== lagoon ==
Design MAC_Unit, start of the top module:
module MAC_Unit #(parameter WIDTH=32) (
    input logic clk,
    input logic reset,
    input  logic [WIDTH-1:0] a,
    input  logic [WIDTH-1:0] b,
    output logic [WIDTH*2-1:0] result
);
Settings: LEC_CHECK=0, ABC_AREA=0, CAP_MARGIN=5, CELL_PAD_IN_SITES_DETAIL_PLACEMENT=0, CELL_PAD_IN_SITES_GLOBAL_PLACEMENT=1, CORE_ASPECT_RATIO=0.93, CORE_MARGIN=6, CORE_UTILIZATION=40, CTS_CLUSTER_DIAMETER=249, MAX_ROUTING_LAYER=met4, PLACE_DENSITY_LB_ADDON=0.1, SLEW_MARGIN=35, TNS_END_PERCENT=25; clock period 9.19 ns.
run.sh (not shown) runs the stock make flow with config.mk's settings and CLKGATE_MAP_FILE=.
lagoon: done, clean on timing, DRC and antenna
Edits applied to the flow inputs when going from lagoon to pepper:
- CORE_ASPECT_RATIO no longer set, was 0.93
- ABC_AREA now 1, was 0
- SLEW_MARGIN now 20, was 35
- CELL_PAD_IN_SITES_GLOBAL_PLACEMENT no longer set, was 1
- CTS_CLUSTER_SIZE now 31, previously not set
- CAP_MARGIN now 20, was 5
- TNS_END_PERCENT no longer set, was 25
- CELL_PAD_IN_SITES_DETAIL_PLACEMENT no longer set, was 0
- CORE_MARGIN now 2, was 6
- CTS_CLUSTER_DIAMETER now 383, was 249
- PLACE_DENSITY_LB_ADDON no longer set, was 0.1
- the clock period (ns, I/O delays scaled along) now 9.0, was 9.19
- Where post-detailed-routing wire length is concerned, lagoon is better than pepper.
- Comparing pepper and lagoon, final-layout non-clock buffer area share is lower on pepper.
- Going from lagoon to pepper, number of tap cells added at floorplan moved up; global-route usage up 2.2 points; sequential share of cell area now smaller.
- pepper against lagoon: area growth from synthesis to final layout decreased by 1.2 points relative to the old numbers; via count of the first global-routing pass increased by about 22% relative to the old numbers; synthesized cell count increased by 47% relative to the old numbers.

Setup of run 1:
MAC_Unit again, from the RTL that the note above started with.
Settings: LEC_CHECK=0, ABC_AREA=1, CAP_MARGIN=35, CELL_PAD_IN_SITES_DETAIL_PLACEMENT=1, CELL_PAD_IN_SITES_GLOBAL_PLACEMENT=0, CORE_ASPECT_RATIO=1.28, CORE_MARGIN=10, CORE_UTILIZATION=24, CTS_CLUSTER_DIAMETER=354, CTS_CLUSTER_SIZE=63, GPL_ROUTABILITY_DRIVEN=0, GPL_TIMING_DRIVEN=0, HOLD_SLACK_MARGIN=-0.02, MAX_ROUTING_LAYER=met5, MIN_ROUTING_LAYER=met2, PLACE_DENSITY_LB_ADDON=0.01, SETUP_SLACK_MARGIN=1.01, SLEW_MARGIN=40, TNS_END_PERCENT=80; clock period 10.7 ns.
The final layout from run 1, which completed every stage, passed the timing, DRC and antenna checks at the end of the flow.
Input-level comparison between run 2 and run 1:
==> flow/config.mk <==
export PLATFORM = sky130hd
export DESIGN_NAME = MAC_Unit
export DESIGN_NICKNAME = MAC_Unit
export VERILOG_FILES = /design/flow/design.v
export SDC_FILE = /design/flow/constraint.sdc
export NUM_CORES = 4
export LEC_CHECK = 0
export CAP_MARGIN = 20
export CORE_MARGIN = 2
export CORE_UTILIZATION = 18
export SLEW_MARGIN = 20
==> flow/constraint.sdc <==
create_clock -name core_clock -period 8.79 [get_ports {clk}]
set_input_delay 1.7580 -clock core_clock [delete_from_list [all_inputs] [get_ports {clk}]]
set_output_delay 1.7580 -clock core_clock [all_outputs]
set_load 0.01 [all_outputs]
Findings:
Run 2 completed end to end with timing, DRC and antenna clean.
Relative to run 1, the detail-routed net length per standard cell measured on run 2 has decreased by more than a quarter.
Run 2 vs. run 1: data required time at the worst endpoint moved down, number of antenna cells inserted decreased by 27 relative to the old numbers.
The highest metal layer with signal wires comes out met4 in one run and met5 in the other, namely in run 2 and run 1 respectively.
Changes in run 3 relative to run 2:
-- flow/config.mk --
<<< run 2, line 7
export LEC_CHECK = 0
export CAP_MARGIN = 20
export CORE_MARGIN = 2
export CORE_UTILIZATION = 18
export SLEW_MARGIN = 20
>>> run 3, line 7
export LEC_CHECK = 0
export ABC_AREA = 1
export CAP_MARGIN = 20
export CORE_MARGIN = 2
export CORE_UTILIZATION = 50
export CTS_CLUSTER_DIAMETER = 383
export CTS_CLUSTER_SIZE = 98
export MAX_ROUTING_LAYER = met4
export SLEW_MARGIN = 20
export TNS_END_PERCENT = 30
==> flow/constraint.sdc <==
create_clock -name core_clock -period 9.0 [get_ports {clk}]
set_input_delay 1.8000 -clock core_clock [delete_from_list [all_inputs] [get_ports {clk}]]
set_output_delay 1.8000 -clock core_clock [all_outputs]
set_load 0.01 [all_outputs]
### Flow results
Compare run 3 and run 2 | row count lower: run 3. Summary: with run 2 as the reference, core outline area in run 3 moved down by more than half. Utilization run 2 -> run 3: up. When run 3 is set beside run 2, its number of cells in the finished layout apart from fillers turns out to be 292 larger. Run 3 vs run 2, endpoint of the worst setup timing path: mult_result[58] vs mult_result[59].
## Diff of input files: run 4 against run 3
==> flow/config.mk <==
export PLATFORM = sky130hd
export DESIGN_NAME = MAC_Unit
export DESIGN_NICKNAME = MAC_Unit
export VERILOG_FILES = /design/flow/design.v
export SDC_FILE = /design/flow/constraint.sdc
export NUM_CORES = 4
export LEC_CHECK = 0
export CAP_MARGIN = 20
export CORE_MARGIN = 2
export CORE_UTILIZATION = 72
export PLACE_DENSITY_LB_ADDON = 0.24
export SLEW_MARGIN = 20
==> flow/constraint.sdc <==
create_clock -name core_clock -period 7.29 [get_ports {clk}]
set_input_delay 1.4580 -clock core_clock [delete_from_list [all_inputs] [get_ports {clk}]]
set_output_delay 1.4580 -clock core_clock [all_outputs]
set_load 0.01 [all_outputs]
Results
Run 4 against run 3: worst-case hold slack went up 0.011 ns; setup slack went down 2.02 ns; count of cells along the worst register-to-register path went down about 12%.
Completing all stages was not enough for run 4: its layout failed the final checks because of negative setup slack.
Input changes introduced in run 5 (baseline for comparison: run 4):
-- flow/config.mk --
<<< run 4, line 9
export CORE_MARGIN = 2
export CORE_UTILIZATION = 72
export PLACE_DENSITY_LB_ADDON = 0.24
export SLEW_MARGIN = 20
>>> run 5, line 9
export CORE_MARGIN = 2
export CORE_UTILIZATION = 40
export SLEW_MARGIN = 20
==> flow/constraint.sdc <==
create_clock -name core_clock -period 8.79 [get_ports {clk}]
set_input_delay 1.7580 -clock core_clock [delete_from_list [all_inputs] [get_ports {clk}]]
set_output_delay 1.7580 -clock core_clock [all_outputs]
set_load 0.01 [all_outputs]
Run 5 finished all stages; the layout is clean.
Run 4 -> run 5: count of fill cells added during filler insertion increased by more than 100%
The lower total track usage came out of run 5.
Going from run 4 to run 5, the die area was enlarged.
Run 5: fraction of area in multi-input gates 2.3 points above run 4
In the flow results for run 4 and run 5, the met2 track demand over resource in global routing is larger on run 4.
STATUS maximum frequency: run 5 loses against run 4
Of run 4 and run 5, the higher buffer share of cell area belongs to run 4.

== exp/quartz ==
Starting RTL as in the previous note.
clock: 4.55 ns
lec_check: 0
cap_margin: 35
cell_pad_in_sites_global_placement: 0
core_aspect_ratio: 1.28
core_margin: 2
core_utilization: 69
cts_cluster_diameter: 354
gpl_routability_driven: 1
gpl_timing_driven: 1
max_routing_layer: met4
min_routing_layer: met1
place_density: 0.39
setup_slack_margin: 1.01
slew_margin: 20
In exp/quartz the implementation completed, yet the final layout does not meet the checks, the culprit being negative setup slack.
Relative to exp/quartz, the following input files were edited for exp/cedar:
# exp/quartz
export LEC_CHECK = 0
export CAP_MARGIN = 35
export CELL_PAD_IN_SITES_GLOBAL_PLACEMENT = 0
export CORE_ASPECT_RATIO = 1.28
export CORE_MARGIN = 2
export CORE_UTILIZATION = 69
export CTS_CLUSTER_DIAMETER = 354
export GPL_ROUTABILITY_DRIVEN = 1
export GPL_TIMING_DRIVEN = 1
export MAX_ROUTING_LAYER = met4
export MIN_ROUTING_LAYER = met1
export PLACE_DENSITY = 0.39
export SETUP_SLACK_MARGIN = 1.01
export SLEW_MARGIN = 20
create_clock -name core_clock -period 4.55 [get_ports {clk}]
# exp/cedar
export LEC_CHECK = 0
export CAP_MARGIN = 35
export CELL_PAD_IN_SITES_GLOBAL_PLACEMENT = 0
export CORE_ASPECT_RATIO = 1.28
export CORE_MARGIN = 2
export CORE_UTILIZATION = 71
export CTS_CLUSTER_DIAMETER = 354
export GPL_ROUTABILITY_DRIVEN = 1
export GPL_TIMING_DRIVEN = 1
export MAX_ROUTING_LAYER = met4
export MIN_ROUTING_LAYER = met1
export PLACE_DENSITY_LB_ADDON = 0.01
export SETUP_SLACK_MARGIN = 2.0
export SLEW_MARGIN = 20
create_clock -name core_clock -period 6.77 [get_ports {clk}]
### Flow results
- Of exp/cedar and exp/quartz, not a single run came through the flow clean.
- To summarise exp/quartz: no stage aborted, but the layout did not pass its checks, failing on negative setup slack.
- Looking at finished layout cell area across both flows, exp/cedar is the stronger of the two, with exp/quartz trailing.
- When exp/cedar is measured against exp/quartz, its core outline area turns out about 3.4% lower.
- Summary: final setup slack of the worst path, exp/cedar better than exp/quartz
- Going from exp/quartz to exp/cedar, count of plain and timing-repair buffers in the layout shrank by more than 10%.
- Taking exp/quartz as the reference point, the aggregate global-route resource usage of exp/cedar rises by 0.63 points.
- exp/cedar — via count 165 lower, exp/quartz as reference
- In exp/cedar the sequential share of cell area turned out 0.25 points higher than in exp/quartz.
- On worst hold slack, the higher figure sits with exp/cedar, not exp/quartz.
- exp/cedar vs exp/quartz on post-layout period usage of the worst path: exp/cedar is the lower one.
Input-level comparison between exp/xenon and exp/cedar:
# exp/cedar
export LEC_CHECK = 0
export CAP_MARGIN = 35
export CELL_PAD_IN_SITES_GLOBAL_PLACEMENT = 0
export CORE_ASPECT_RATIO = 1.28
export CORE_MARGIN = 2
export CORE_UTILIZATION = 71
export CTS_CLUSTER_DIAMETER = 354
export GPL_ROUTABILITY_DRIVEN = 1
export GPL_TIMING_DRIVEN = 1
export MAX_ROUTING_LAYER = met4
export MIN_ROUTING_LAYER = met1
export PLACE_DENSITY_LB_ADDON = 0.01
export SETUP_SLACK_MARGIN = 2.0
export SLEW_MARGIN = 20
create_clock -name core_clock -period 6.77 [get_ports {clk}]
# exp/xenon
export LEC_CHECK = 0
export CAP_MARGIN = 20
export CORE_MARGIN = 2
export CORE_UTILIZATION = 40
export SLEW_MARGIN = 20
create_clock -name core_clock -period 9.0 [get_ports {clk}]
### Flow results
Across exp/cedar and exp/xenon, a clean result was obtained everywhere but in exp/cedar. exp/cedar → exp/xenon: minimum setup slack in the final design now sits higher, overall global routing resource usage decreased by 15 points relative to the old numbers, core utilization before placement lost 32 points. For the number of violations reported at the end of detailed-routing iteration 0, exp/xenon came in 643 lower than exp/cedar did. Number of instances resized during post-cts repair came out lower on exp/xenon than on exp/cedar. Count of cell types in the netlist came out exactly the same in exp/xenon and exp/cedar. Compared with exp/cedar, in exp/xenon number of storage elements in the synthesis netlist closely matched the old numbers, total of clock buffers placed in the layout increased by 2 relative to the old numbers, half-perimeter wire length after detailed placement increased by 6.7% relative to the old numbers, final period demand of the worst path increased by 1170 ps relative to the old numbers. Compared to exp/cedar, the routing of exp/xenon uses more wire.
Here is what was changed in the inputs of exp/maple compared with exp/xenon.
# exp/xenon
export LEC_CHECK = 0
export CAP_MARGIN = 20
export CORE_MARGIN = 2
export CORE_UTILIZATION = 40
export SLEW_MARGIN = 20
create_clock -name core_clock -period 9.0 [get_ports {clk}]
# exp/maple
export LEC_CHECK = 0
export ABC_AREA = 0
export CAP_MARGIN = 40
export CORE_ASPECT_RATIO = 0.5
export CORE_MARGIN = 7
export CORE_UTILIZATION = 70
export CTS_CLUSTER_DIAMETER = 258
export CTS_CLUSTER_SIZE = 98
export HOLD_SLACK_MARGIN = -0.1
export MAX_ROUTING_LAYER = met4
export PLACE_DENSITY = 0.42
export SLEW_MARGIN = 15
export TNS_END_PERCENT = 5
create_clock -name core_clock -period 9.0 [get_ports {clk}]
### Flow results
Changes observed in exp/maple relative to exp/xenon: cell count down about 10%; clock buffer and inverter area fraction after layout flat; wire length of the first global-routing pass down 2.8%. exp/xenon → exp/maple: global-route track usage on met1 picked up an extra 19 points. Origin of the worst setup path: b_reg[3]$_DFF_PP0_ -> exp/maple, a_reg[10]$_DFF_PP0_ -> exp/xenon.
#### Input delta (exp/amber over exp/maple)
# exp/maple
export LEC_CHECK = 0
export ABC_AREA = 0
export CAP_MARGIN = 40
export CORE_ASPECT_RATIO = 0.5
export CORE_MARGIN = 7
export CORE_UTILIZATION = 70
export CTS_CLUSTER_DIAMETER = 258
export CTS_CLUSTER_SIZE = 98
export HOLD_SLACK_MARGIN = -0.1
export MAX_ROUTING_LAYER = met4
export PLACE_DENSITY = 0.42
export SLEW_MARGIN = 15
export TNS_END_PERCENT = 5
create_clock -name core_clock -period 9.0 [get_ports {clk}]
# exp/amber
export LEC_CHECK = 0
export ABC_AREA = 0
export CAP_MARGIN = 20
export CORE_MARGIN = 2
export CORE_UTILIZATION = 72
export CTS_CLUSTER_DIAMETER = 376
export CTS_CLUSTER_SIZE = 98
export HOLD_SLACK_MARGIN = -0.08
export SETUP_SLACK_MARGIN = -0.46
export SLEW_MARGIN = 20
export TNS_END_PERCENT = 5
create_clock -name core_clock -period 4.88 [get_ports {clk}]
### Flow results
Ran to the end and failed final checks on negative setup slack: exp/amber.
Summary of exp/amber over exp/maple: final cell count moved up; via count of the routed design now larger.
Of the two values seen for cell at the slowest stage of the critical path, sky130_fd_sc_hd__fa_1 was produced by exp/amber and sky130_fd_sc_hd__dfrtp_1 by exp/maple.
From exp/maple to exp/amber the numbers moved as follows: area added between synthesis and finish shows an increase of 8.4 points.
Re critical path buffer and inverter count: exp/amber is 2 up on exp/maple.

MAC_Unit again, from the RTL that the note above started with.
==> flow/config.mk <==
export PLATFORM = sky130hd
export DESIGN_NAME = MAC_Unit
export DESIGN_NICKNAME = MAC_Unit
export VERILOG_FILES = /design/flow/design.v
export SDC_FILE = /design/flow/constraint.sdc
export NUM_CORES = 4
export LEC_CHECK = 0
export CAP_MARGIN = 40
export CORE_MARGIN = 2
export CORE_UTILIZATION = 72
export CTS_CLUSTER_SIZE = 42
export HOLD_SLACK_MARGIN = 0.27
export PLACE_DENSITY_LB_ADDON = 0.01
export SETUP_SLACK_MARGIN = 0.79
export SLEW_MARGIN = 20
==> flow/constraint.sdc <==
create_clock -name core_clock -period 7.29 [get_ports {clk}]
set_input_delay 1.4580 -clock core_clock [delete_from_list [all_inputs] [get_ports {clk}]]
set_output_delay 1.4580 -clock core_clock [all_outputs]
set_load 0.01 [all_outputs]
The baseline completed, yet does not pass: setup timing.
Change:
CAP_MARGIN = 20   (was 40)
CTS_CLUSTER_SIZE = 15   (was 42)
HOLD_SLACK_MARGIN = unset   (was 0.27)
PLACE_DENSITY_LB_ADDON = unset   (was 0.01)
SETUP_SLACK_MARGIN = -0.43   (was 0.79)
clock period = 7.36 ns   (was 7.29 ns; I/O delays follow)
Outcome: The new run completed, yet does not pass: setup timing. Synthesized area is unchanged. Cell area falls by 2.7%. Clock-buffer cell count is unchanged. Critical path depth rises by 3. Cell count falls by 0.63%. Non-clock buffer count falls by 37. Die size does not change.
Change:
CTS_CLUSTER_SIZE = 98   (was 15)
SETUP_SLACK_MARGIN = unset   (was -0.43)
TNS_END_PERCENT = 5   (was unset)
clock period = 4.88 ns   (was 7.36 ns; I/O delays follow)
After rerunning:
- The changed run finished but fails on setup timing
- first-iteration DRC count is lower by 4.4%
- worst hold slack barely changes
- clock skew hardly moves
- clock-buffer cell count is higher by 3
Change:
CTS_CLUSTER_SIZE = unset   (was 98)
PLACE_DENSITY = 0.35   (was unset)
SETUP_SLACK_MARGIN = 2.23   (was unset)
TNS_END_PERCENT = unset   (was 5)
clock period = 8.96 ns   (was 4.88 ns; I/O delays follow)
=> The changed run finished clean. Utilization goes down by 0.94 points. Clock-buffer cell count goes down by 2.
